==> flow/design.v <==
module mult_unsigned #(
		parameter WIDTHA = 16,
		parameter WIDTHB = 24,
		parameter PIPELINE_DEPTH = 4
)
(
	input clk,rst,
	input [WIDTHA -1 :0] A,
	input [WIDTHB -1 :0] B,
	output [WIDTHA + WIDTHB - 1:0] result
);
reg [WIDTHA -1 :0] rA;
reg [WIDTHB -1 :0] rB;
reg [WIDTHA + WIDTHB - 1:0] M [PIPELINE_DEPTH-1:0];
integer i;
always @(posedge clk or posedge rst)
begin
	if (rst) begin
		rA <= 0;
		rB <= 0;
		for (i=0; i<PIPELINE_DEPTH; i=i+1)
		  M[i] <=0;
		end
	else
	begin
		rA <= A;
		rB <= B;
		M[0] <= rA * rB;
		for (i=0; i<PIPELINE_DEPTH-1; i=i+1)
			M[i+1] <= M[i];
	end
end
assign result = M[PIPELINE_DEPTH-1];
endmodule
==> flow/run.sh <==
#!/bin/bash
# the make line also repeats each setting of config.mk as NAME=value (left out here)
make -C /OpenROAD-flow-scripts/flow DESIGN_CONFIG=/design/flow/config.mk WORK_HOME=/design/flow/orfs CLKGATE_MAP_FILE= finish
==> flow/config.mk <==
export PLATFORM = sky130hd
export DESIGN_NAME = mult_unsigned
export DESIGN_NICKNAME = mult_unsigned
export VERILOG_FILES = /design/flow/design.v
export SDC_FILE = /design/flow/constraint.sdc
export NUM_CORES = 4
export LEC_CHECK = 0
export CAP_MARGIN = 0
export CELL_PAD_IN_SITES_GLOBAL_PLACEMENT = 1
export CORE_MARGIN = 4
export CORE_UTILIZATION = 53
export CTS_CLUSTER_DIAMETER = 160
export CTS_CLUSTER_SIZE = 100
export HOLD_SLACK_MARGIN = 0.21
export MIN_ROUTING_LAYER = met1
export PLACE_DENSITY = 0.81
export SETUP_SLACK_MARGIN = 3.15
export SLEW_MARGIN = 10
export TNS_END_PERCENT = 20
==> flow/constraint.sdc <==
create_clock -name core_clock -period 11.8 [get_ports {clk}]
set_input_delay 2.3600 -clock core_clock [delete_from_list [all_inputs] [get_ports {clk}]]
set_output_delay 2.3600 -clock core_clock [all_outputs]
set_load 0.01 [all_outputs]
==> job_summary.md, run 1 <==
## Implementation flow summary

| Metric | Value |
|---|---|
| Syn nets | 2115 |
| H-tree levels | 4 |
| Unrepaired setup endpoints after global routing | no |
| Yosys Instances | 1655 |
| Num CTS Buffers | 17 |
| HPWL after detailed placement | 27700 µm |
| DRT Pass-1 Iters | 5 |
| R2r endpoint | M[0][38]$_DFF_PP0_ |
| Synthesis area per yosys | 0.0175 mm² |
| Worst slew margin | 31.5% |
| #FFs+latches synth | 200 |
| Status | finished clean |
| Data required time at the worst endpoint | 12.19 ns |
| Endpoints failing hold | 0 |
| Die Area | 0.0361 mm² |
| Postcts setup bufs | 0 |
| Worst Hold End | M[2][29]$_DFF_PP0_ |
| Clock transition at the registers of the reported paths | 0.07 ns |
| Vias/cell | 5.19 |
| Non-Filler Instances | 2145 |
| Late-Pin Clk Latency | 0.46 ns |
| Met1 wire length | 14400 µm |
| DR DRC count | 0 |
| DR vias | 11100 |
| CP startpoint | rA[2]$_DFF_PP0_ |
| Max Slew Vio Count | 0 |
| Cell row count | 66 |
| Worst path depth | 21 |
| Min-delay worst type | flop to flop |
| Worst path max stage delay | 1.00 ns |
| CP endpoint | M[0][38]$_DFF_PP0_ |
| Yosys simple share | 13.3% |
| Final Util | 59.2% |
| GR Overflow Total | 0 |
| Crit path launch type | flop |
| Max Cap Viol | 0 |
| WP buf/inv | 5 |
| Setup violators final | 0 |
| Final Critical Period | 6.62 ns |
| Most used cell, CP | fa_1 |
| Post-synth top cells | inv_1 (353), fa_1 (306), nand2_1 (232) |
| Layout Nets | 2150 |
| Mux cell area share | 0% |
| Vias in the first global route | 12100 |
| CTS Sinks | 200 |
| CTS tree | yes |
| Reg-to-reg slack, setup | 5.18 ns |
| CTS Buffer Depth | 2 |
| Synth Area per Inst | 10.6 µm² |
| Critical path endpoint category | flop |
| Met3 wire len | 1800 µm |
| Die Height | 190 µm |
| Top_reg_cell synth | dfrtp_1 |
| PortBufs | 81 |
| Biggest area cells | fa_1 (35%), dfrtp_1 (29%), ha_1 (8.0%) |
| Reg-to-reg startpoint | rA[2]$_DFF_PP0_ |
| Met2 WL post-DR | 20000 µm |
| DR top layer | met4 |
| Setup_tns | 0 ns |
| # hold bufs at CTS | 0 |
| WL final | 37200 µm |
| Post-cts gate resize count | 0 |
| Ys Warns | 2 |
| Pin count of the biggest net entering global routing | 140 |
| Synth area leader | fa_1 |
| Core Util at FP | 53.8% |
| Max Clk Rate | 0.151 GHz |
| Xor/xnor share | 1.80% |
| Ports | 82 |
| Post-synthesis cell area | 0.0175 mm² |
| Root buffer cell | clkbuf_16 |
| Chip Width | 190 µm |
| Number of library cell types mapped by synthesis | 55 |
| Detailed Route Iter0 Violations | 587 |
| Largest type area fraction | 34.9% |
| Register share after synthesis | 28.5% |
| Area growth syn-to-layout | 10.0% |
| Hold depth | 0 |
| First-pass GRT wire length | 62000 µm |
| Core Box Area | 0.0326 mm² |
| Tightest Pin Transition | 1.03 ns |
| Reg2Reg Depth | 21 |
| Clk_skew | 0.0207 ns |
| Worst endpoint data arrival time | 7.01 ns |
| Post-synth ARST share | 100% |
| WL/cell | 17.4 µm |
| Synth Instances | 1655 |
| Hold Crit Start | M[1][29]$_DFF_PP0_ |
| Crit path max-delay family | adder cells |
| EDFF count, synth | 0 |
| Count leader, synth | inv_1 |
| Crit-path max FO | 24 |
| Final WS setup | 5.18 ns |
| Routed Antenna Nets | 0 |
| Final period util | 56.1% |
| Largest non-sequential cell family by area | adder cells |
| Pre-CTS WS | 5.23 ns |
| Placed Instances | 2113 |
| Fillers | 2785 |
| Log Warnings | 28 |
| Adder Area Share | 42.9% |
| Initial antenna violation count | 0 |
| Slowest-stage cell, CP | dfrtp_1 |
| Gr usage total | 22.2% |
| N_diodes | 0 |
| CP Class | flop to flop |
| Post-Synth AOI/OAI Area | 4.43% |
| Routability cong. | 0.890 |
| CP cell instances | nand2_1, fa_1, inv_1, fa_1, inv_1, fa_1, inv_1, fa_1, fa_1, inv_1, fa_1, inv_1, ha_1, and3_4, nand4_4, nor4_1, o21ai_0, nand3_1, a31oi_1, or3_1, nand3_1 |
-- through the flow --
| stage | cell area (µm²) | hold WS, ns |
|---|---|---|
| 2_1_floorplan | 17500 | 0.331 |
| 3_3_place_gp | 18700 | 0.333 |
| 3_5_place_dp | 18700 | 0.335 |
| 4_1_cts | 19300 | 0.342 |
| 5_1_grt | 19300 | 0.351 |
| 6_report | 19300 | 0.341 |
-- area by class of cell --
cell class	count	area (µm²)	share of cell area, %
inverters	353	1330	6.90
clock buffers	19	433	2.24
flip-flops and latches	200	5000	25.9
clock inverters	13	215	1.11
repair buffers	82	818	4.24
well taps	442	553	2.86
multi-input cells	1036	10900	56.7
-- metal layers --
| layer | vias up | global-route usage [%] |
|---|---|---|
| met1 | 5850 | 27.3 |
| met4 | 0 | 6.59 |
| met5 | - | 0 |
| li1 | 4955 | - |
| met2 | 268 | 40.3 |
| met3 | 66 | 3.63 |
==> run 2: changes to the inputs <==
- CAP_MARGIN: 0 -> 20
- CELL_PAD_IN_SITES_GLOBAL_PLACEMENT: 1 -> 0
- CORE_ASPECT_RATIO: unset -> 0.91
- CORE_MARGIN: 4 -> 2
- CORE_UTILIZATION: 53 -> 72
- CTS_CLUSTER_DIAMETER: 160 -> 36
- CTS_CLUSTER_SIZE: 100 -> 96
- HOLD_SLACK_MARGIN: 0.21 -> unset
- PLACE_DENSITY: 0.81 -> unset
- PLACE_DENSITY_LB_ADDON: unset -> 0.06
- SETUP_SLACK_MARGIN: 3.15 -> 1.69
- TNS_END_PERCENT: 20 -> 50
- clock period: 11.8 -> 5.95 ns (I/O delays scaled with it)
==> run 2 against run 1 <==
Net effect:
- now fails the layout checks on negative setup slack
- count of clock-buffer cells in the layout down 2
- non-clock buffer count grew 191
- clock skew barely moved
- synthesized area is the same
- routed wire length up 42%
- critical endpoint is now M[0][32]$_DFF_PP0_
==> job_summary.md, run 2 <==
## Implementation flow summary

| Metric | Value |
|---|---|
| Synth area leader | fa_1 |
| R2r endpoint | M[0][32]$_DFF_PP0_ |
| Core Util at FP | 73.2% |
| Detailed Route Iter0 Violations | 1613 |
| Mux cell area share | 0% |
| Number of library cell types mapped by synthesis | 55 |
| Syn nets | 2115 |
| CP Class | flop to flop |
| Hold Crit Start | M[2][27]$_DFF_PP0_ |
| Data required time at the worst endpoint | 6.28 ns |
| Chip Width | 168 µm |
| GR Overflow Total | 0 |
| Hold depth | 0 |
| Yosys simple share | 13.3% |
| Largest type area fraction | 34.9% |
| WP buf/inv | 7 |
| CP endpoint | M[0][32]$_DFF_PP0_ |
| DRT Pass-1 Iters | 12 |
| Top_reg_cell synth | dfrtp_1 |
| Vias in the first global route | 14700 |
| Status | complete, but fails checks |
| Ys Warns | 2 |
| Synthesis area per yosys | 0.0175 mm² |
| Failed Checks | negative setup slack |
| Die Height | 153 µm |
| Area growth syn-to-layout | 23.4% |
| Post-synthesis cell area | 0.0175 mm² |
| Combinational gate area | 0.0116 mm² |
| Root buffer cell | clkbuf_16 |
| Fillers | 908 |
| Count leader, synth | inv_1 |
| Ports | 82 |
| Log Warnings | 31 |
| Critical path endpoint category | flop |
| CTS tree | yes |
| Crit path max-delay family | adder cells |
| N_diodes | 0 |
| Biggest area cells | fa_1 (35%), dfrtp_1 (29%), ha_1 (8.0%) |
| Num CTS Buffers | 17 |
| Routed Antenna Nets | 0 |
| Post-Synth AOI/OAI Area | 4.43% |
| Die Area | 0.0256 mm² |
| Final period util | 107% |
| CTS Sinks | 200 |
| CP startpoint | rA[7]$_DFF_PP0_ |
| H-tree levels | 4 |
| DR DRC count | 0 |
| HPWL after detailed placement | 29600 µm |
| Final WS setup | -0.401 ns |
| Crit-path max FO | 7 |
| Reg-to-reg startpoint | rA[7]$_DFF_PP0_ |
| Clock transition at the registers of the reported paths | 0.10 ns |
| Worst Hold End | M[3][27]$_DFF_PP0_ |
| Worst path depth | 23 |
| Max Slew Vio Count | 0 |
| Register share after synthesis | 28.5% |
| Cell row count | 54 |
| Post-synth top cells | inv_1 (353), fa_1 (306), nand2_1 (232) |
| Unrepaired setup endpoints after global routing | yes |
| Slowest-stage cell, CP | fa_1 |
| Worst slew margin | 29.4% |
| Setup_tns | -2.91 ns |
| Tightest Pin Transition | 1.06 ns |
| Crit path launch type | flop |
| Max Clk Rate | 0.157 GHz |
| #FFs+latches synth | 200 |
| Routability cong. | 0.938 |
| WL/cell | 24.0 µm |
| Reg-to-reg slack, setup | -0.40 ns |
| Endpoints failing hold | 0 |
| Worst path max stage delay | 0.65 ns |
| Setup violators final | 16 |
| CTS Buffer Depth | 2 |
| EDFF count, synth | 0 |
| CP cell instances | buf_4, buf_4, nand2_1, fa_1, inv_1, fa_1, inv_1, fa_2, inv_1, fa_2, fa_1, inv_1, fa_1, inv_1, ha_4, nand4_1, nor2_1, o21bai_1, a31o_1, nand4b_1, a31oi_4, o31ai_2, xnor2_1 |
| Flop area | 0.00504 mm² |
| Late-Pin Clk Latency | 0.47 ns |
| Reg2Reg Depth | 23 |
| Pin count of the biggest net entering global routing | 114 |
| Layout Nets | 2341 |
| Worst endpoint data arrival time | 6.68 ns |
| Post-synth ARST share | 100% |
| Yosys Instances | 1655 |
| Min-delay worst type | flop to flop |
| WL final | 52800 µm |
| Gr usage total | 37.9% |
| Largest non-sequential cell family by area | adder cells |
| Most used cell, CP | inv_1 |
| Clk_skew | 0.0203 ns |
| Synth Instances | 1655 |
| DR vias | 13600 |
| Final Critical Period | 6.35 ns |
| Vias/cell | 6.17 |
| Xor/xnor share | 1.80% |
| PortBufs | 81 |
| Max Cap Viol | 0 |
| Core Box Area | 0.0240 mm² |
| Adder Area Share | 42.9% |
| Synth Area per Inst | 10.6 µm² |
| First-pass GRT wire length | 73600 µm |
| Initial antenna violation count | 0 |
run 2: layout make-up:
class                           count  share of cell area (%)
Clock buffer                       17                    1.96
Clock inverter                     15                    1.01
Inverter                          353                    6.14
Multi-Input combinational cell   1036                    53.8
Sequential cell                   200                    23.3
Tap cell                          308                    1.78
Timing Repair Buffer              273                    12.1
run 2: metal layers:
metal	part of all wire (%)	track usage, %	wire [µm]	vias to the layer above
li1	-	-	-	5350
met5	0	0	0	-
met1	31	42.8	16300	6674
met3	10	7.92	5430	488
met2	50	65.4	26100	1078
met4	9.2	25.2	4860	0
run 2: repair_timing:
action                     4_1_cts  5_1_grt
buffers inserted                64       20
gates resized                  138       94
pin swaps                       68       63
gates cloned                     1        0
setup endpoints to repair       33       32
hold buffers                     0        0
run 2: stage by stage:
step | std cells | hold WS, ns | utilization, % | worst slack (ns) | area, µm²
2_1_floorplan | 1655 | 0.331 | - | 0.207 | 17600
4_1_cts | 2182 | 0.345 | 88.2 | 0.181 | 21100
3_3_place_gp | 2085 | 0.332 | 80.9 | -0.0342 | 19400
3_5_place_dp | 2085 | 0.335 | 80.9 | -0.171 | 19400
6_report | 2202 | 0.341 | 90.3 | -0.401 | 21700
5_1_grt | 2202 | 0.345 | 90.3 | -0.607 | 21700
==> run 3: changes to the inputs <==
- CELL_PAD_IN_SITES_GLOBAL_PLACEMENT: 0 -> unset
- CORE_ASPECT_RATIO: 0.91 -> unset
- CORE_UTILIZATION: 72 -> 40
- CTS_CLUSTER_DIAMETER: 36 -> unset
- CTS_CLUSTER_SIZE: 96 -> unset
- MIN_ROUTING_LAYER: met1 -> unset
- PLACE_DENSITY_LB_ADDON: 0.06 -> unset
- SETUP_SLACK_MARGIN: 1.69 -> unset
- SLEW_MARGIN: 10 -> 20
- TNS_END_PERCENT: 50 -> unset
- clock period: 5.95 -> 5.26 ns (I/O delays scaled with it)
==> run 3 against run 2 <==
Net effect:
- the layout still fails its checks (negative setup slack)
- worst setup slack worse by 0.14 ns
- register-to-register slack worse by 0.14 ns
- critical path depth down 4
- final cell count up 13%
- clock skew about the same
- non-clock buffer count up 20
- critical path type unchanged
==> job_summary.md, run 3 <==
## Implementation flow summary

| Metric | Value |
|---|---|
| Min-delay worst type | flop to flop |
| Data required time at the worst endpoint | 5.60 ns |
| Reg-to-reg slack, setup | -0.54 ns |
| Root buffer cell | clkbuf_16 |
| Post-synth top cells | inv_1 (353), fa_1 (306), nand2_1 (232) |
| H-tree levels | 4 |
| HPWL after detailed placement | 31700 µm |
| #FFs+latches synth | 200 |
| Tightest Pin Transition | 0.855 ns |
| Late-Pin Clk Latency | 0.46 ns |
| Final period util | 110% |
| DRT Pass-1 Iters | 6 |
| Reg2Reg Depth | 19 |
| CP startpoint | rA[1]$_DFF_PP0_ |
| Critical path endpoint category | flop |
| Reg-to-reg startpoint | rA[1]$_DFF_PP0_ |
| Worst path max stage delay | 0.51 ns |
| CTS Buffer Depth | 2 |
| Biggest area cells | fa_1 (35%), dfrtp_1 (29%), ha_1 (8.0%) |
| WL final | 39600 µm |
| Chip Width | 213 µm |
| Area growth syn-to-layout | 24.2% |
| PortBufs | 81 |
| DR vias | 11800 |
| Clock transition at the registers of the reported paths | 0.08 ns |
| Register share after synthesis | 28.5% |
| Top_reg_cell synth | dfrtp_1 |
| Largest non-sequential cell family by area | adder cells |
| Endpoints failing hold | 0 |
| Failed Checks | negative setup slack |
| Routability cong. | 0.896 |
| R2r endpoint | M[0][39]$_DFF_PP0_ |
| Syn nets | 2115 |
| Log Warnings | 31 |
| Post-route cell area | 0.0218 mm² |
| Synth Area per Inst | 10.6 µm² |
| Hold depth | 0 |
| Core Util at FP | 40.7% |
| Number of library cell types mapped by synthesis | 55 |
| Num CTS Buffers | 17 |
| Crit path launch type | flop |
| Vias in the first global route | 13400 |
| Initial antenna violation count | 0 |
| Max Slew Vio Count | 0 |
| EDFF count, synth | 0 |
| Post-synth ARST share | 100% |
| Crit path max-delay family | adder cells |
| Count leader, synth | inv_1 |
| N_diodes | 0 |
| Ys Warns | 2 |
| Gr usage total | 19.0% |
| Worst endpoint data arrival time | 6.15 ns |
| Setup_tns | -8.02 ns |
| WL/cell | 15.9 µm |
| Max Cap Viol | 0 |
| Most used cell, CP | fa_1 |
| Adder Area Share | 42.9% |
| Worst slew margin | 42.9% |
| Vias/cell | 4.73 |
| Pin count of the biggest net entering global routing | 107 |
| Max Clk Rate | 0.172 GHz |
| Yosys Instances | 1655 |
| CP endpoint | M[0][39]$_DFF_PP0_ |
| Clk_skew | 0.0203 ns |
| Worst Hold End | M[3][25]$_DFF_PP0_ |
| CTS tree | yes |
| Post-synthesis cell area | 0.0175 mm² |
| Die Area | 0.0456 mm² |
| Yosys simple share | 13.3% |
| Synth area leader | fa_1 |
| Status | complete, but fails checks |
| Slowest-stage cell, CP | fa_1 |
| Layout Nets | 2361 |
| Setup violators final | 23 |
| Routed Antenna Nets | 0 |
| Placed Instances | 2428 |
| Hold Crit Start | M[2][25]$_DFF_PP0_ |
| CP Class | flop to flop |
| Non-Filler Instances | 2499 |
| Synth Instances | 1655 |
| Crit-path max FO | 6 |
| Placed inst area | 0.0204 mm² |
| Core Box Area | 0.0432 mm² |
| Final WS setup | -0.542 ns |
| GR Overflow Total | 0 |
| Cell row count | 76 |
| Unrepaired setup endpoints after global routing | yes |
| Post-Synth AOI/OAI Area | 4.43% |
| Xor/xnor share | 1.80% |
| Die Height | 213 µm |
| Worst path depth | 19 |
| DR DRC count | 0 |
| Largest type area fraction | 34.9% |
| Mux cell area share | 0% |
| CP cell instances | buf_12, buf_4, nand2_1, fa_1, fa_1, fa_1, inv_1, fa_1, fa_1, inv_1, fa_1, inv_1, ha_1, nor2b_1, or4_4, o21ai_4, o211ai_4, o21a_1, o211a_1 |
| Final Critical Period | 5.80 ns |
| WP buf/inv | 5 |
| Synthesis area per yosys | 0.0175 mm² |
| First-pass GRT wire length | 67000 µm |
| CTS Sinks | 200 |
| Ports | 82 |
| Detailed Route Iter0 Violations | 513 |
run 3: cell type report:
| cell class | count | area [µm²] |
|---|---|---|
| clock buffer | 18 | 439 |
| inverter | 353 | 1330 |
| tap | 585 | 732 |
| clock inverter | 14 | 185 |
| multi-input combinational | 1036 | 11400 |
| timing repair buffer | 293 | 2690 |
| sequential | 200 | 5030 |
| fill | 3957 | 21400 |
run 3: stage by stage:
step	hold slack, ns	utilization (%)	setup WS (ns)
detailed placement	0.335	47.2	-0.693
global placement	0.332	47.2	-0.582
global route	0.350	50.5	-0.752
CTS	0.348	49.8	-0.550
finish	0.343	50.5	-0.542
floorplan	0.331	-	-0.280
run 3: routing by layer:
layer / up-vias / track usage, % / share of wire [%]
met2: 223 / 34.0 / 53
met5: - / 0 / 0
met4: 0 / 5.29 / 2.2
li1: 5389 / - / -
met1: 6158 / 23.7 / 41
met3: 60 / 3.27 / 3.6
run 3: what timing repair did:
action / 4_1_cts / 5_1_grt
hold buffers: 0 / 0
hold endpoints to repair: 0 / 0
endpoints found under the setup margin: 27 / 27
buffers inserted: 25 / 13
resized: 84 / 41
pin swaps: 50 / 23
cloned: 1 / 0
==> run 4: changes to the inputs <==
- ABC_AREA: unset -> 1
- CORE_UTILIZATION: 40 -> 71
- CTS_CLUSTER_DIAMETER: unset -> 201
- CTS_CLUSTER_SIZE: unset -> 90
- PLACE_DENSITY: unset -> 0.35
- clock period: 5.26 -> 4.85 ns (I/O delays scaled with it)
==> run 4 against run 3 <==
Net effect:
- the flow now stops in global routing
- synthesized cell count rose by 26%
- synthesized area grew 5.1%
- die size fell by 40%
==> job_summary.md, run 4 <==
### Flow metrics

| Metric | Value |
|---|---|
| Ys Warns | 2 |
| Xor/xnor share | 1.04% |
| Chip Width | 165 µm |
| Yosys Instances | 2087 |
| Yosys simple share | 15.0% |
| Syn nets | 2547 |
| Count leader, synth | inv_1 |
| Biggest area cells | fa_1 (33%), dfrtp_1 (27%), inv_1 (13%) |
| Synth area leader | fa_1 |
| # hold bufs at CTS | 0 |
| Post-synthesis cell area | 0.0184 mm² |
| HPWL after detailed placement | 37400 µm |
| Cell row count | 58 |
| Largest non-sequential cell family by area | adder cells |
| CTS Buffer Depth | 2 |
| Post-Synth AOI/OAI Area | 1.68% |
| Die Area | 0.0273 mm² |
| Routability cong. | 0.955 |
| Synth Area per Inst | 8.84 µm² |
| Adder Area Share | 40.8% |
| Synthesis area per yosys | 0.0184 mm² |
| EDFF count, synth | 0 |
| Register share after synthesis | 27.1% |
| H-tree levels | 4 |
| Err | [ERROR GRT-0232] Routing congestion too high. Check the congestion heatmap in the GUI. |
| Num CTS Buffers | 17 |
| Gr usage total | 76.8% |
| PortBufs | 81 |
| Core Box Area | 0.0253 mm² |
| Die Height | 165 µm |
| Root buffer cell | clkbuf_16 |
| CTS Sinks | 200 |
| #FFs+latches synth | 200 |
| Placed Instances | 2578 |
| Last stage | global routing |
| Top_reg_cell synth | dfrtp_1 |
| Status | did not finish |
| Post-synth top cells | inv_1 (619), nand2_1 (572), fa_1 (306) |
| Synth Instances | 2087 |
| Number of library cell types mapped by synthesis | 23 |
| Mux cell area share | 0% |
| GR Overflow Total | 73 |
| Core Util at FP | 72.8% |
| Ports | 82 |
| Largest type area fraction | 33.2% |
| Pre-CTS WS | -0.639 ns |
| Post-synth ARST share | 100% |
==> run 4: routing by layer <==
metal / global-route usage (%) / GRT overflow
met1: 76.5 / 2
met2: 90.7 / 46
met3: 66.7 / 1
met4: 72.2 / 24
met5: 41.3 / 0
==> run 4: timing repair <==
action / CTS
gates resized: 133
pin swaps: 63
cloned: 0
buffers inserted: 33
setup endpoints to repair: 31
==> run 4: through the flow <==
stage,TNS [ns],util (%),area [µm²]
floorplan,-0.545,-,19100
global placement,-11.85,83.3,21100
detailed placement,-14.84,83.3,21100
CTS,-12.55,88.6,22400
==> run 5: changes to the inputs <==
- ABC_AREA: 1 -> unset
- CORE_UTILIZATION: 71 -> 66
- CTS_CLUSTER_DIAMETER: 201 -> unset
- CTS_CLUSTER_SIZE: 90 -> unset
- PLACE_DENSITY: 0.35 -> unset
- clock period: 4.85 -> 6.02 ns (I/O delays scaled with it)
==> run 5 against run 4 <==
Net effect:
- now clean on timing, DRC and antenna
- synthesized area shrank 4.8%
- die size grew 2.3%
- synthesized cell count shrank 21%
==> job_summary.md, run 5 <==
## Implementation flow summary

| Metric | Value |
|---|---|
| Final WS setup | 0.114 ns |
| WP buf/inv | 4 |
| Routed Antenna Nets | 0 |
| Worst Hold End | M[1][20]$_DFF_PP0_ |
| Adder Area Share | 42.9% |
| WL/cell | 18.0 µm |
| DR vias | 11800 |
| Pre-CTS WS | -0.152 ns |
| Detailed Route Iter0 Violations | 715 |
| PortBufs | 81 |
| Top_reg_cell synth | dfrtp_1 |
| Core Util at FP | 67.3% |
| Worst path max stage delay | 0.55 ns |
| Die Area | 0.0279 mm² |
| Number of library cell types mapped by synthesis | 55 |
| R2r endpoint | M[0][36]$_DFF_PP0_ |
| Synth Instances | 1655 |
| Reg-to-reg startpoint | rA[6]$_DFF_PP0_ |
| Num CTS Buffers | 17 |
| Reg2Reg Depth | 18 |
| Die Height | 167 µm |
| Setup violators final | 0 |
| # hold bufs at CTS | 0 |
| Layout Nets | 2260 |
| WL final | 38600 µm |
| Ports | 82 |
| First-pass GRT wire length | 62800 µm |
| Clock transition at the registers of the reported paths | 0.09 ns |
| Initial antenna violation count | 0 |
| Crit path max-delay family | adder cells |
| Largest non-sequential cell family by area | adder cells |
| Largest type area fraction | 34.9% |
| Reg-to-reg slack, setup | 0.11 ns |
| Register share after synthesis | 28.5% |
| Pin count of the biggest net entering global routing | 92 |
| Count leader, synth | inv_1 |
| #FFs+latches synth | 200 |
| Area growth syn-to-layout | 15.7% |
| Tightest Pin Transition | 0.950 ns |
| CP cell instances | buf_4, and2_1, fa_1, inv_1, fa_1, fa_1, fa_1, inv_1, fa_1, fa_1, ha_1, a21oi_1, inv_1, o311ai_2, nand4b_1, a31oi_2, o41ai_2, xor2_1 |
| Worst endpoint data arrival time | 6.23 ns |
| DRT Pass-1 Iters | 5 |
| Hold depth | 0 |
| Ys Warns | 2 |
| Post-synth top cells | inv_1 (353), fa_1 (306), nand2_1 (232) |
| Routability cong. | 0.882 |
| Syn nets | 2115 |
| Synth Area per Inst | 10.6 µm² |
| Placed inst area | 0.0193 mm² |
| Clk_skew | 0.0201 ns |
| CTS tree | yes |
| Vias/cell | 5.49 |
| Synth area leader | fa_1 |
| Fillers | 1696 |
| Min-delay worst type | flop to flop |
| Core Box Area | 0.0261 mm² |
| Endpoints failing hold | 0 |
| Chip Width | 167 µm |
| Cell row count | 59 |
| Most used cell, CP | fa_1 |
| Status | finished clean |
| Crit path launch type | flop |
| Yosys Instances | 1655 |
| Final Critical Period | 5.91 ns |
| EDFF count, synth | 0 |
| HPWL after detailed placement | 29300 µm |
| Data required time at the worst endpoint | 6.35 ns |
| Post-Synth AOI/OAI Area | 4.43% |
| CP Class | flop to flop |
| Worst path depth | 18 |
| Max Clk Rate | 0.169 GHz |
| CTS Buffer Depth | 2 |
| Post-synthesis cell area | 0.0175 mm² |
| CP startpoint | rA[6]$_DFF_PP0_ |
| Hold Crit Start | M[0][20]$_DFF_PP0_ |
| Max Slew Vio Count | 0 |
| Synthesis area per yosys | 0.0175 mm² |
| Root buffer cell | clkbuf_16 |
| H-tree levels | 4 |
| Mux cell area share | 0% |
| Worst slew margin | 36.6% |
| CP endpoint | M[0][36]$_DFF_PP0_ |
| Biggest area cells | fa_1 (35%), dfrtp_1 (29%), ha_1 (8.0%) |
| Late-Pin Clk Latency | 0.46 ns |
| CTS Sinks | 200 |
| DR DRC count | 0 |
| Post-route cell area | 0.0203 mm² |
| GR Overflow Total | 0 |
| Crit-path max FO | 5 |
| Gr usage total | 29.0% |
| Post-synth ARST share | 100% |
| Yosys simple share | 13.3% |
| Vias in the first global route | 12900 |
| N_diodes | 0 |
| Xor/xnor share | 1.80% |
| Final period util | 98.1% |
| Max Cap Viol | 0 |
| Critical path endpoint category | flop |
| Log Warnings | 28 |
| Slowest-stage cell, CP | fa_1 |
| Setup_tns | 0 ns |
## run 5: cell type report
class / instances / area (µm²) / share of cell area, %
Clock buffer: 17 / 425 / 2.10
Inverter: 353 / 1330 / 6.54
Multi-Input combinational cell: 1036 / 11100 / 54.7
Timing Repair Buffer: 192 / 1770 / 8.71
Tap cell: 335 / 419 / 2.06
Sequential cell: 200 / 5040 / 24.8
Clock inverter: 15 / 216 / 1.07
## run 5: repair_timing
item                                    in CTS  in global routing
endpoints found under the setup margin      11                 12
buffers inserted                             0                 16
pin swaps                                    0                  9
gates cloned                                 0                  0
resized                                     23                 35
## run 5: through the flow
stage | hold WS, ns | cells | utilization [%]
2_1_floorplan | 0.331 | 1655 | -
3_3_place_gp | 0.331 | 2100 | 74.2
3_5_place_dp | 0.335 | 2100 | 74.2
4_1_cts | 0.343 | 2132 | 76.7
5_1_grt | 0.350 | 2148 | 77.9
6_report | 0.342 | 2148 | 77.9
## run 5: layer usage
| layer | up-vias | track usage, % | wire length [µm] |
|---|---|---|---|
| li1 | 5167 | - | - |
| met1 | 6053 | 34.9 | 13900 |
| met2 | 433 | 50.9 | 20400 |
| met3 | 138 | 3.87 | 2000 |
| met4 | 0 | 16.1 | 2260 |
| met5 | - | 0 | 0 |
==> run 6: changes to the inputs <==
- ABC_AREA: unset -> 0
- CELL_PAD_IN_SITES_DETAIL_PLACEMENT: unset -> 1
- CORE_ASPECT_RATIO: unset -> 0.69
- CORE_MARGIN: 2 -> 8
- CORE_UTILIZATION: 66 -> 49
- GPL_ROUTABILITY_DRIVEN: unset -> 1
- GPL_TIMING_DRIVEN: unset -> 1
- PLACE_DENSITY: unset -> 0.5
- SETUP_SLACK_MARGIN: unset -> 2.41
- clock period: 6.02 -> 10.4 ns (I/O delays scaled with it)
==> run 6 against run 5 <==
Net effect:
- synthesized cell count did not move
- final cell count increased by 1.2%
- first-iteration DRC count is 13% lower
- still clean on timing, DRC and antenna
- core utilization down 23 points
- sequential share of layout area is 1.1 points higher
- hold slack got worse by 0.0033 ns
- flip-flop count unchanged
- clock skew is 0.00095 ns lower
- largest cell class unchanged
==> job_summary.md, run 6 <==
## Implementation flow summary

| Metric | Value |
|---|---|
| Hold depth | 0 |
| Min-delay worst type | flop to flop |
| Core Box Area | 0.0352 mm² |
| Most used cell, CP | fa_1 |
| Yosys simple share | 13.3% |
| CTS Buffer Depth | 2 |
| Post-synth ARST share | 100% |
| Vias/cell | 5.15 |
| Clock transition at the registers of the reported paths | 0.09 ns |
| Chip Width | 244 µm |
| Ys Warns | 2 |
| Detailed Route Iter0 Violations | 620 |
| DRT Pass-1 Iters | 5 |
| Crit path launch type | flop |
| Slowest-stage cell, CP | dfrtp_1 |
| DR DRC count | 0 |
| WL final | 42200 µm |
| Clk_skew | 0.0191 ns |
| Reg2Reg Depth | 21 |
| Synth Area per Inst | 10.6 µm² |
| Data required time at the worst endpoint | 10.76 ns |
| Core Util at FP | 49.8% |
| Postcts setup bufs | 0 |
| CP startpoint | rA[7]$_DFF_PP0_ |
| WP buf/inv | 5 |
| GR Overflow Total | 0 |
| N_diodes | 0 |
| Die Area | 0.0422 mm² |
| HPWL after detailed placement | 32800 µm |
| Gr usage total | 21.1% |
| Synth Instances | 1655 |
| CP endpoint | M[0][36]$_DFF_PP0_ |
| Worst path max stage delay | 1.08 ns |
| Worst path depth | 21 |
| Placed Instances | 2144 |
| Routability cong. | 0.827 |
| Post-synthesis cell area | 0.0175 mm² |
| DR vias | 11200 |
| Ports | 82 |
| Status | finished clean |
| Root buffer cell | clkbuf_16 |
| Setup violators final | 0 |
| Final period util | 65.4% |
| Worst endpoint data arrival time | 7.16 ns |
| WL/cell | 19.4 µm |
| Reg-to-reg slack, setup | 3.60 ns |
| Worst Hold End | M[1][0]$_DFF_PP0_ |
| Adder Area Share | 42.9% |
| Synth area leader | fa_1 |
| Max Clk Rate | 0.147 GHz |
| Hold Crit Start | M[0][0]$_DFF_PP0_ |
| Syn nets | 2115 |
| Post-Synth AOI/OAI Area | 4.43% |
| CTS Sinks | 200 |
| Yosys Instances | 1655 |
| Crit path max-delay family | adder cells |
| PortBufs | 81 |
| Initial antenna violation count | 0 |
| H-tree levels | 4 |
| Count leader, synth | inv_1 |
| Area growth syn-to-layout | 9.82% |
| Largest type area fraction | 34.9% |
| R2r endpoint | M[0][36]$_DFF_PP0_ |
| Final Critical Period | 6.80 ns |
| EDFF count, synth | 0 |
| Setup_tns | 0 ns |
| Pin count of the biggest net entering global routing | 127 |
| Largest non-sequential cell family by area | adder cells |
| CTS tree | yes |
| CP cell instances | nand2_1, fa_1, inv_1, fa_1, inv_1, fa_1, inv_1, fa_1, fa_1, inv_1, fa_1, inv_1, ha_1, nand4_1, nor2_1, o21bai_1, a31o_1, nand4b_1, a31oi_2, o41ai_2, xor2_1 |
| Layout Nets | 2151 |
| Endpoints failing hold | 0 |
| Non-Filler Instances | 2174 |
| Unrepaired setup endpoints after global routing | no |
| Routed Antenna Nets | 0 |
| CP Class | flop to flop |
| #FFs+latches synth | 200 |
| Mux cell area share | 0% |
| Critical path endpoint category | flop |
| First-pass GRT wire length | 70500 µm |
| Post-synth top cells | inv_1 (353), fa_1 (306), nand2_1 (232) |
| Die Height | 173 µm |
| Num CTS Buffers | 17 |
| Worst slew margin | 26.1% |
| Top_reg_cell synth | dfrtp_1 |
| Tightest Pin Transition | 1.11 ns |
| Biggest area cells | fa_1 (35%), dfrtp_1 (29%), ha_1 (8.0%) |
| Late-Pin Clk Latency | 0.46 ns |
| Crit-path max FO | 24 |
| Synthesis area per yosys | 0.0175 mm² |
| Cell row count | 57 |
| Reg-to-reg startpoint | rA[7]$_DFF_PP0_ |
| Number of library cell types mapped by synthesis | 55 |
| Log Warnings | 30 |
| Post-cts gate resize count | 0 |
| Vias in the first global route | 12900 |
| Xor/xnor share | 1.80% |
| Register share after synthesis | 28.5% |
| Max Cap Viol | 0 |
| Max Slew Vio Count | 0 |
| # hold bufs at CTS | 0 |
run 6: cell type report:
| cell class | count | area (µm²) |
|---|---|---|
| fillers | 3795 | 16000 |
| multi-input cells | 1036 | 10900 |
| flip-flops and latches | 200 | 5010 |
| inverters | 353 | 1330 |
| repair buffers | 83 | 826 |
| well taps | 472 | 591 |
| clock buffers | 18 | 429 |
| clock inverters | 12 | 141 |
run 6: stage by stage:
step | utilization (%) | worst slack (ns) | hold WS, ns | area (µm²)
2_1_floorplan | - | 2.87 | 0.331 | 17500
3_3_place_gp | 53.1 | 3.74 | 0.334 | 18700
3_5_place_dp | 53.1 | 3.68 | 0.336 | 18700
4_1_cts | 54.7 | 3.59 | 0.342 | 19300
5_1_grt | 54.7 | 3.26 | 0.354 | 19300
6_report | 54.7 | 3.60 | 0.338 | 19300
run 6: layer usage:
| layer | global-route usage (%) | part of all wire, % |
|---|---|---|
| met2 | 35.0 | 49 |
| met1 | 28.5 | 45 |
| met5 | 0 | 0 |
| met3 | 3.54 | 4.1 |
| met4 | 5.80 | 2.0 |
==> run 7: changes to the inputs <==
- ABC_AREA: 0 -> 1
- CELL_PAD_IN_SITES_DETAIL_PLACEMENT: 1 -> unset
- CORE_ASPECT_RATIO: 0.69 -> unset
- CORE_MARGIN: 8 -> 2
- CORE_UTILIZATION: 49 -> 71
- CTS_CLUSTER_DIAMETER: unset -> 201
- CTS_CLUSTER_SIZE: unset -> 32
- GPL_ROUTABILITY_DRIVEN: 1 -> unset
- GPL_TIMING_DRIVEN: 1 -> unset
- PLACE_DENSITY: 0.5 -> 0.77
- SETUP_SLACK_MARGIN: 2.41 -> unset
- clock period: 10.4 -> 4.79 ns (I/O delays scaled with it)
==> run 7 against run 6 <==
Net effect:
- the layout now fails its checks (negative setup slack)
- sequential share of layout area down 4.3 points
- via count up 55%
- design area up 20%
- clock skew up 0.014 ns
- hold slack worse by 0.0011 ns
==> job_summary.md, run 7 <==
## Implementation flow summary

| Metric | Value |
|---|---|
| Tightest Pin Transition | 0.775 ns |
| Routed Antenna Nets | 0 |
| Synth Area per Inst | 8.84 µm² |
| DR DRC count | 0 |
| Core Util at FP | 72.8% |
| Layer with the highest usage | met2 |
| Xor/xnor share | 1.04% |
| Worst slew margin | 48.3% |
| Largest non-sequential cell family by area | adder cells |
| Reg2Reg Depth | 22 |
| Min-delay worst type | flop to flop |
| Log Warnings | 34 |
| Chip Width | 165 µm |
| Yosys Instances | 2087 |
| GRT met3 Usage | 21.9% |
| Reg-to-reg startpoint | rA[11]$_DFF_PP0_ |
| Flop area | 0.00503 mm² |
| Register share after synthesis | 27.1% |
| Number of library cell types mapped by synthesis | 23 |
| Biggest area cells | fa_1 (33%), dfrtp_1 (27%), inv_1 (13%) |
| Largest type area fraction | 33.2% |
| Num CTS Buffers | 17 |
| GR Overflow Total | 0 |
| Adder Area Share | 40.8% |
| DRT Pass-1 Iters | 17 |
| Hold depth | 0 |
| Max Cap Viol | 0 |
| Worst Hold End | M[3][20]$_DFF_PP0_ |
| Vias/cell | 6.55 |
| Crit-path max FO | 6 |
| Max Slew Vio Count | 0 |
| Data required time at the worst endpoint | 5.17 ns |
| Pin count of the biggest net entering global routing | 111 |
| CP endpoint | M[0][30]$_DFF_PP0_ |
| Ports | 82 |
| CTS Sinks | 200 |
| R2r endpoint | M[0][30]$_DFF_PP0_ |
| Worst path max stage delay | 0.92 ns |
| First-pass GRT wire length | 92100 µm |
| Placed inst area | 0.0210 mm² |
| Count leader, synth | inv_1 |
| Yosys simple share | 15.0% |
| Crit path launch type | flop |
| EDFF count, synth | 0 |
| CP startpoint | rA[11]$_DFF_PP0_ |
| Die Height | 165 µm |
| Clk_skew | 0.0330 ns |
| WP buf/inv | 6 |
| Met1 Use GR | 49.7% |
| Slowest-stage cell, CP | fa_1 |
| Status | complete, but fails checks |
| CP Class | flop to flop |
| Synthesis area per yosys | 0.0184 mm² |
| Final period util | 137% |
| PortBufs | 81 |
| Worst endpoint data arrival time | 6.93 ns |
| Top_reg_cell synth | dfrtp_1 |
| Most used cell, CP | fa_1 |
| Met2 GRT Util | 72.9% |
| Endpoints failing hold | 0 |
| Post-synth ARST share | 100% |
| Post-synth top cells | inv_1 (619), nand2_1 (572), fa_1 (306) |
| Cell row count | 58 |
| Placed Instances | 2561 |
| Hold Crit Start | M[2][20]$_DFF_PP0_ |
| Die Area | 0.0273 mm² |
| Layout Nets | 2772 |
| Critical path endpoint category | flop |
| Worst path depth | 22 |
| CP cell instances | buf_4, nand2_1, fa_1, inv_1, fa_1, fa_1, fa_1, fa_1, inv_1, fa_1, inv_1, ha_4, nand2_1, inv_2, nand2_4, inv_1, a21oi_4, nand3_4, nand2_4, nand2_1, nand2_1, nand2_1 |
| Synth Instances | 2087 |
| DR vias | 17400 |
| Synth area leader | fa_1 |
| Non-Filler Instances | 2659 |
| Fillers | 886 |
| Crit path max-delay family | adder cells |
| # hold bufs at CTS | 0 |
| CTS tree | yes |
| WL final | 76100 µm |
| H-tree levels | 4 |
| Failed Checks | negative setup slack |
| Max Clk Rate | 0.153 GHz |
| Area growth syn-to-layout | 25.6% |
| Vias in the first global route | 17300 |
| Routability cong. | 0.940 |
| #FFs+latches synth | 200 |
| Gr usage total | 47.0% |
| HPWL after detailed placement | 36900 µm |
| Reg-to-reg slack, setup | -1.75 ns |
| Combinational gate area | 0.0119 mm² |
| Post-Synth AOI/OAI Area | 1.68% |
| Late-Pin Clk Latency | 0.51 ns |
| Unrepaired setup endpoints after global routing | yes |
| Clock transition at the registers of the reported paths | 0.10 ns |
| Post-synthesis cell area | 0.0184 mm² |
| Core Box Area | 0.0253 mm² |
| Setup violators final | 34 |
| Final Critical Period | 6.54 ns |
| CTS Buffer Depth | 2 |
| Final WS setup | -1.75 ns |
| WL/cell | 28.6 µm |
| Initial antenna violation count | 6 |
| Detailed Route Iter0 Violations | 4155 |
| Mux cell area share | 0% |
| Syn nets | 2547 |
| Ys Warns | 2 |
| Root buffer cell | clkbuf_16 |
| Post-route cell area | 0.0232 mm² |
## run 7: final cells by class
class	instances	share of cell area, %
diodes	4	0.0432
clock buffers	17	1.84
clock inverters	15	0.940
inverters	622	10.2
multi-input cells	1185	51.4
flip-flops and latches	200	21.7
well taps	330	1.78
repair buffers	286	12.0
## run 7: per-layer routing
metal,vias up,wire length [µm]
li1,6276,-
met1,8100,21300
met2,1971,30800
met3,1030,13400
met4,32,9970
met5,-,739
## run 7: stage by stage
step           hold WS (ns)  setup TNS [ns]  setup slack (ns)  util [%]
4_1_cts               0.349          -12.21            -0.510      88.2
6_report              0.337          -46.00             -1.75      91.5
5_1_grt               0.337          -48.44             -1.73      91.4
3_5_place_dp          0.335          -15.94            -0.660      82.7
3_3_place_gp          0.331          -13.44            -0.605      82.7
2_1_floorplan         0.331           -1.73            -0.128         -
## run 7: what timing repair did
item                                   4_1_cts  5_1_grt
gates cloned                                 1        0
gates resized                              132      186
setup endpoints to repair                   31       33
setup buffers                               37       28
pin swaps                                   33       77
endpoints found under the hold margin        0        0
==> run 8: changes to the inputs <==
- CORE_UTILIZATION: 71 -> 68
- CTS_CLUSTER_DIAMETER: 201 -> unset
- CTS_CLUSTER_SIZE: 32 -> unset
- PLACE_DENSITY: 0.77 -> unset
- clock period: 4.79 -> 6.49 ns (I/O delays scaled with it)
==> run 8 against run 7 <==
Net effect:
- now clean on timing, DRC and antenna
- largest cell class unchanged
- critical path type unchanged
- count of clock-buffer cells in the layout grew 1
- synthesized area is the same
- non-clock buffer count shrank 190
- synthesized cell count is the same
- core utilization shrank 16 points
- critical endpoint is now M[0][33]$_DFF_PP0_
- hold slack gained 0.0094 ns
- routed wire length shrank 45%
- via count shrank 25%
- clock skew shrank 0.0070 ns
==> job_summary.md, run 8 <==
## Implementation flow summary

| Metric | Value |
|---|---|
| Placed inst area | 0.0195 mm² |
| Die Height | 169 µm |
| CP endpoint | M[0][33]$_DFF_PP0_ |
| GR Overflow Total | 0 |
| Worst path max stage delay | 1.07 ns |
| Crit path launch type | flop |
| Largest non-sequential cell family by area | adder cells |
| Reg-to-reg startpoint | rA[3]$_DFF_PP0_ |
| Critical path endpoint category | flop |
| Reg-to-reg slack, setup | 0.44 ns |
| Max Slew Vio Count | 0 |
| Post-synth ARST share | 100% |
| Num CTS Buffers | 17 |
| Status | finished clean |
| Final Critical Period | 6.05 ns |
| DR DRC count | 0 |
| DRT Pass-1 Iters | 5 |
| First-pass GRT wire length | 70500 µm |
| Area growth syn-to-layout | 9.21% |
| H-tree levels | 4 |
| Log Warnings | 30 |
| R2r endpoint | M[0][33]$_DFF_PP0_ |
| Die Area | 0.0285 mm² |
| Tightest Pin Transition | 1.12 ns |
| Fin Hold WS | 0.347 ns |
| Routed Antenna Nets | 0 |
| Synth Instances | 2087 |
| Xor/xnor share | 1.04% |
| Yosys simple share | 15.0% |
| Post-cts gate resize count | 0 |
| Core Util at FP | 68.8% |
| Vias in the first global route | 14000 |
| Synth Area per Inst | 8.84 µm² |
| Syn nets | 2547 |
| Endpoints failing hold | 0 |
| CTS Sinks | 200 |
| CP Class | flop to flop |
| CTS Buffer Depth | 2 |
| Routability cong. | 0.946 |
| Biggest area cells | fa_1 (33%), dfrtp_1 (27%), inv_1 (13%) |
| Synthesis area per yosys | 0.0184 mm² |
| Yosys Instances | 2087 |
| Synth area leader | fa_1 |
| Largest type area fraction | 33.2% |
| PortBufs | 81 |
| # hold bufs at CTS | 0 |
| Detailed Route Iter0 Violations | 1001 |
| Final Util | 75.1% |
| Crit path max-delay family | adder cells |
| Worst Hold End | M[2][39]$_DFF_PP0_ |
| Ys Warns | 2 |
| Layout Nets | 2582 |
| Setup violators final | 0 |
| Slowest-stage cell, CP | dfrtp_1 |
| Adder Area Share | 40.8% |
| Cell row count | 60 |
| Vias/cell | 5.25 |
| CTS tree | yes |
| Setup_tns | 0 ns |
| Crit-path max FO | 24 |
| HPWL after detailed placement | 31700 µm |
| Worst path depth | 21 |
| Hold Crit Start | M[1][39]$_DFF_PP0_ |
| #FFs+latches synth | 200 |
| CP cell instances | nand2_1, fa_1, fa_1, fa_1, inv_1, fa_1, fa_1, inv_1, fa_1, inv_1, ha_1, nand2_2, inv_1, a21oi_1, nand3_2, nand2_1, nand2_2, nand2_1, nand2_1, nand2_1, nand2_1 |
| Min-delay worst type | flop to flop |
| Max Cap Viol | 0 |
| Final period util | 93.3% |
| Number of library cell types mapped by synthesis | 23 |
| Reg2Reg Depth | 21 |
| Root buffer cell | clkbuf_16 |
| WP buf/inv | 4 |
| Hold depth | 0 |
| Post-Synth AOI/OAI Area | 1.68% |
| Mux cell area share | 0% |
| Post-route cell area | 0.0201 mm² |
| Data required time at the worst endpoint | 6.82 ns |
| Register share after synthesis | 27.1% |
| Pin count of the biggest net entering global routing | 201 |
| Core Box Area | 0.0268 mm² |
| Postcts setup bufs | 0 |
| Clock transition at the registers of the reported paths | 0.08 ns |
| Max Clk Rate | 0.165 GHz |
| Post-synth top cells | inv_1 (619), nand2_1 (572), fa_1 (306) |
| Post-synthesis cell area | 0.0184 mm² |
| CP startpoint | rA[3]$_DFF_PP0_ |
| Gr usage total | 32.2% |
| Count leader, synth | inv_1 |
| EDFF count, synth | 0 |
| DR vias | 13000 |
| Ports | 82 |
| WL final | 42100 µm |
| N_diodes | 0 |
| Late-Pin Clk Latency | 0.45 ns |
| Worst slew margin | 25.1% |
| WL/cell | 17.0 µm |
| Chip Width | 169 µm |
| Initial antenna violation count | 0 |
| Top_reg_cell synth | dfrtp_1 |
| Worst endpoint data arrival time | 6.38 ns |
| Unrepaired setup endpoints after global routing | no |
| Clk_skew | 0.0261 ns |
-- run 8: per-layer routing --
metal	track usage (%)	vias up	part of all wire [%]
met5	0	-	0
met2	51.6	654	46
met4	11.0	0	3.1
met3	7.76	131	10
met1	43.9	6331	41
li1	-	5889	-
-- run 8: stage by stage --
step	setup WS, ns	cells
3_5_place_dp	0.511	2443
6_report	0.438	2476
4_1_cts	0.513	2475
3_3_place_gp	0.588	2443
2_1_floorplan	1.24	2087
5_1_grt	0.124	2476
-- run 8: layout make-up --
class	count	area, µm²
tap	341	427
multi-input combinational	1185	10800
inverter	622	2340
fill	1974	6660
clock buffer	18	439
timing repair buffer	96	956
sequential	200	5000
clock inverter	14	173
==> run 9: changes to the inputs <==
- CORE_UTILIZATION: 68 -> 72
- PLACE_DENSITY: unset -> 0.36
- SETUP_SLACK_MARGIN: unset -> 1.58
- clock period: 6.49 -> 5.44 ns (I/O delays scaled with it)
==> run 9 against run 8 <==
Net effect:
- the layout now fails its checks (negative setup slack)
- worst setup slack lost 1.2 ns
- non-clock buffer count up 146
- fmax down 1.8%
- synthesized area did not move
- critical path type unchanged
==> job_summary.md, run 9 <==
## Implementation flow summary

| Metric | Value |
|---|---|
| Largest type area fraction | 33.2% |
| Number of library cell types mapped by synthesis | 23 |
| Crit-path max FO | 14 |
| Register share after synthesis | 27.1% |
| Max Cap Viol | 0 |
| Die Height | 164 µm |
| Reg-to-reg slack, setup | -0.72 ns |
| Reg2Reg Depth | 22 |
| Gr usage total | 42.0% |
| EDFF count, synth | 0 |
| Clk_skew | 0.0234 ns |
| Initial antenna violation count | 7 |
| Ports | 82 |
| CTS Sinks | 200 |
| Mux cell area share | 0% |
| Worst endpoint data arrival time | 6.55 ns |
| Slowest-stage cell, CP | fa_1 |
| Detailed Route Iter0 Violations | 1881 |
| R2r endpoint | M[0][34]$_DFF_PP0_ |
| Ys Warns | 2 |
| Setup_tns | -8.18 ns |
| Xor/xnor share | 1.04% |
| Core Util at FP | 73.2% |
| Clock transition at the registers of the reported paths | 0.09 ns |
| Syn nets | 2547 |
| Flop area | 0.00504 mm² |
| Biggest area cells | fa_1 (33%), dfrtp_1 (27%), inv_1 (13%) |
| HPWL after detailed placement | 35100 µm |
| Reg-to-reg startpoint | rA[1]$_DFF_PP0_ |
| Area growth syn-to-layout | 23.8% |
| GR Overflow Total | 0 |
| Synth area leader | fa_1 |
| Root buffer cell | clkbuf_16 |
| Final WS setup | -0.720 ns |
| Yosys simple share | 15.0% |
| Final Critical Period | 6.16 ns |
| Max Clk Rate | 0.162 GHz |
| Pin count of the biggest net entering global routing | 121 |
| Hold Crit Start | M[1][22]$_DFF_PP0_ |
| Crit path max-delay family | adder cells |
| Synthesis area per yosys | 0.0184 mm² |
| Chip Width | 164 µm |
| Combinational gate area | 0.0120 mm² |
| Most used cell, CP | nand2_1 |
| Max Slew Vio Count | 0 |
| CP cell instances | buf_12, buf_4, nand2_1, fa_1, fa_2, fa_2, inv_1, fa_1, fa_1, inv_1, fa_1, inv_2, ha_4, nand2_2, buf_4, nor3_2, nand2_1, nand2_2, nand2_1, nand2_1, nand2_1, nand2_1 |
| Worst path max stage delay | 0.64 ns |
| Num CTS Buffers | 17 |
| Layout Nets | 2728 |
| Late-Pin Clk Latency | 0.46 ns |
| Vias in the first global route | 16800 |
| #FFs+latches synth | 200 |
| Pre-CTS WS | -0.133 ns |
| Count leader, synth | inv_1 |
| DRT Pass-1 Iters | 9 |
| Tightest Pin Transition | 0.920 ns |
| Post-synth ARST share | 100% |
| CTS tree | yes |
| Adder Area Share | 40.8% |
| CTS Buffer Depth | 2 |
| Failed Checks | negative setup slack |
| Setup violators final | 28 |
| Log Warnings | 34 |
| DR DRC count | 0 |
| Worst path depth | 22 |
| Cell row count | 58 |
| Vias/cell | 5.95 |
| Crit path launch type | flop |
| Largest non-sequential cell family by area | adder cells |
| Fillers | 995 |
| CP startpoint | rA[1]$_DFF_PP0_ |
| Synth Instances | 2087 |
| Placed inst area | 0.0206 mm² |
| Final period util | 113% |
| Synth Area per Inst | 8.84 µm² |
| WP buf/inv | 6 |
| Worst slew margin | 38.5% |
| CP Class | flop to flop |
| Post-Synth AOI/OAI Area | 1.68% |
| Hold depth | 0 |
| Post-synth top cells | inv_1 (619), nand2_1 (572), fa_1 (306) |
| Critical path endpoint category | flop |
| Worst Hold End | M[2][22]$_DFF_PP0_ |
| WL final | 60700 µm |
| Final Util | 90.6% |
| Status | complete, but fails checks |
| CP endpoint | M[0][34]$_DFF_PP0_ |
| Data required time at the worst endpoint | 5.83 ns |
| Core Box Area | 0.0252 mm² |
| Die Area | 0.0269 mm² |
| Yosys Instances | 2087 |
| DR vias | 15600 |
| First-pass GRT wire length | 84100 µm |
| Post-route cell area | 0.0228 mm² |
| Routability cong. | 0.935 |
| Post-synthesis cell area | 0.0184 mm² |
| Min-delay worst type | flop to flop |
| H-tree levels | 4 |
| WL/cell | 23.2 µm |
| Endpoints failing hold | 0 |
| Routed Antenna Nets | 0 |
| Top_reg_cell synth | dfrtp_1 |
| PortBufs | 81 |
| Unrepaired setup endpoints after global routing | yes |
[run 9: metrics by stage]
| stage | hold WS, ns | std cells |
|---|---|---|
| 2_1_floorplan | 0.331 | 2087 |
| 3_3_place_gp | 0.332 | 2515 |
| 3_5_place_dp | 0.335 | 2515 |
| 4_1_cts | 0.345 | 2592 |
| 5_1_grt | 0.348 | 2611 |
| 6_report | 0.337 | 2614 |
[run 9: timing repair]
action | 4_1_cts | 5_1_grt
pin swaps | 84 | 42
gates cloned | 1 | 0
gates resized | 144 | 137
endpoints found under the setup margin | 34 | 34
hold buffers | 0 | 0
buffers inserted | 44 | 19
[run 9: final cells by class]
type	count	share of cell area (%)
clock inverter	15	0.855
multi-input combinational	1185	52.4
sequential	200	22.1
timing repair buffer	242	10.7
clock buffer	17	1.86
tap	330	1.81
inverter	622	10.3
antenna	3	0.0329
[run 9: per-layer routing]
metal / up-vias / share of wire [%] / track usage [%] / wire, µm
li1: 6190 / - / - / -
met1: 7442 / 30 / 45.8 / 18300
met2: 1359 / 47 / 70.9 / 28600
met3: 555 / 12 / 10.8 / 7390
met4: 14 / 10 / 31.1 / 6170
met5: - / 0.45 / 0 / 276
==> run 10: changes to the inputs <==
- ABC_AREA: 1 -> unset
- CELL_PAD_IN_SITES_GLOBAL_PLACEMENT: unset -> 3
- CORE_ASPECT_RATIO: unset -> 1.05
- CORE_UTILIZATION: 72 -> 40
- CTS_CLUSTER_DIAMETER: unset -> 314
- CTS_CLUSTER_SIZE: unset -> 71
- GPL_TIMING_DRIVEN: unset -> 0
- MAX_ROUTING_LAYER: unset -> met4
- MIN_ROUTING_LAYER: unset -> met2
- PLACE_DENSITY: 0.36 -> unset
- PLACE_DENSITY_LB_ADDON: unset -> 0.13
- SETUP_SLACK_MARGIN: 1.58 -> 0.31
- SLEW_MARGIN: 20 -> 15
- clock period: 5.44 -> 8.0 ns (I/O delays scaled with it)
==> run 10 against run 9 <==
Net effect:
- now clean on timing, DRC and antenna
- critical path depth is 2 lower
- final cell count fell by 11%
- synthesized cell count fell by 21%
- non-clock buffer count is 94 lower
- core utilization down 45 points
- critical endpoint is now M[0][38]$_DFF_PP0_
- largest cell class unchanged
==> job_summary.md, run 10 <==
## Implementation flow summary

| Metric | Value |
|---|---|
| Yosys simple share | 13.3% |
| Non-Filler Instances | 2333 |
| Count leader, synth | inv_1 |
| Die Height | 219 µm |
| Most used cell, CP | fa_1 |
| Core Util at FP | 40.6% |
| Synth Area per Inst | 10.6 µm² |
| Met1 Use GR | 0% |
| Worst path max stage delay | 0.72 ns |
| Postcts setup bufs | 0 |
| Ys Warns | 2 |
| Final Critical Period | 7.26 ns |
| Worst path depth | 20 |
| Slowest-stage cell, CP | dfrtp_1 |
| Area growth syn-to-layout | 12.4% |
| Tightest Pin Transition | 1.05 ns |
| Xor/xnor share | 1.80% |
| Biggest area cells | fa_1 (35%), dfrtp_1 (29%), ha_1 (8.0%) |
| HPWL after detailed placement | 37500 µm |
| CP endpoint | M[0][38]$_DFF_PP0_ |
| Unrepaired setup endpoints after global routing | no |
| Vias/cell | 6.49 |
| Min-delay worst type | flop to flop |
| Layout Nets | 2216 |
| #FFs+latches synth | 200 |
| CTS tree | yes |
| WL final | 48700 µm |
| Fin Hold WS | 0.344 ns |
| Detailed Route Iter0 Violations | 2018 |
| Pin count of the biggest net entering global routing | 110 |
| Post-cts gate resize count | 0 |
| Reg-to-reg startpoint | rB[10]$_DFF_PP0_ |
| Largest type area fraction | 34.9% |
| DR vias | 15100 |
| Reg2Reg Depth | 20 |
| Setup_tns | 0 ns |
| CTS Sinks | 200 |
| DRT Pass-1 Iters | 5 |
| Late-Pin Clk Latency | 0.49 ns |
| Initial antenna violation count | 0 |
| Post-Synth AOI/OAI Area | 4.43% |
| Routed Antenna Nets | 0 |
| Worst slew margin | 29.9% |
| CTS Buffer Depth | 2 |
| Setup violators final | 0 |
| Synthesis area per yosys | 0.0175 mm² |
| Crit-path max FO | 10 |
| Gr usage total | 35.6% |
| Die Area | 0.0456 mm² |
| Num CTS Buffers | 17 |
| Top_reg_cell synth | dfrtp_1 |
| CP startpoint | rB[10]$_DFF_PP0_ |
| Max Slew Vio Count | 0 |
| WP buf/inv | 4 |
| Clk_skew | 0.0137 ns |
| Max Clk Rate | 0.138 GHz |
| Worst Hold End | M[2][9]$_DFF_PP0_ |
| Hold Crit Start | M[1][9]$_DFF_PP0_ |
| Critical path endpoint category | flop |
| Layer with the highest usage | met3 |
| Status | finished clean |
| First-pass GRT wire length | 75100 µm |
| Final period util | 90.8% |
| Crit path launch type | flop |
| Final Util | 45.6% |
| Synth Instances | 1655 |
| Ports | 82 |
| Met2 GRT Util | 42.3% |
| Chip Width | 208 µm |
| H-tree levels | 4 |
| Data required time at the worst endpoint | 8.42 ns |
| CP Class | flop to flop |
| Routability cong. | 0.947 |
| Post-synthesis cell area | 0.0175 mm² |
| Largest non-sequential cell family by area | adder cells |
| Worst endpoint data arrival time | 7.68 ns |
| Yosys Instances | 1655 |
| EDFF count, synth | 0 |
| Crit path max-delay family | adder cells |
| Post-synth ARST share | 100% |
| # hold bufs at CTS | 0 |
| DR DRC count | 0 |
| PortBufs | 81 |
| Core Box Area | 0.0432 mm² |
| Mux cell area share | 0% |
| CP cell instances | clkbuf_1, nand2_1, fa_1, inv_1, fa_1, fa_1, fa_1, fa_1, inv_1, fa_1, inv_1, ha_1, and3_4, nand4_4, nor4_1, o21ai_0, nand3_1, a31oi_1, or3_1, nand3_1 |
| Placed Instances | 2297 |
| Post-synth top cells | inv_1 (353), fa_1 (306), nand2_1 (232) |
| Synth area leader | fa_1 |
| R2r endpoint | M[0][38]$_DFF_PP0_ |
| Syn nets | 2115 |
| Clock transition at the registers of the reported paths | 0.08 ns |
| Vias in the first global route | 18300 |
| Root buffer cell | clkbuf_16 |
| Max Cap Viol | 0 |
| Register share after synthesis | 28.5% |
| Cell row count | 78 |
| Adder Area Share | 42.9% |
| GR Overflow Total | 0 |
| WL/cell | 20.9 µm |
| Number of library cell types mapped by synthesis | 55 |
| Hold depth | 0 |
| Log Warnings | 29 |
| GRT met3 Usage | 44.2% |
| Endpoints failing hold | 0 |
| Reg-to-reg slack, setup | 0.74 ns |
run 10: cell type report:
class | instances | area (µm²)
sequential | 200 | 5000
buffer | 66 | 272
multi-input combinational | 1036 | 10900
clock buffer | 17 | 425
clock inverter | 15 | 195
inverter | 353 | 1330
fill | 4137 | 23500
timing repair buffer | 82 | 838
antenna | 4 | 10.0
tap | 560 | 701
run 10: metal layers:
layer  up-vias  wire [µm]
met5         -          0
met4         0       3550
met3       315      18400
met2      3773      26800
met1      5968          0
li1       5078          -
run 10: through the flow:
stage / setup WS (ns) / cell area (µm²)
6_report: 0.737 / 19700
5_1_grt: 0.445 / 19700
4_1_cts: 0.970 / 19700
3_5_place_dp: 1.02 / 19100
3_3_place_gp: -1.33 / 19100
2_1_floorplan: 0.946 / 17500
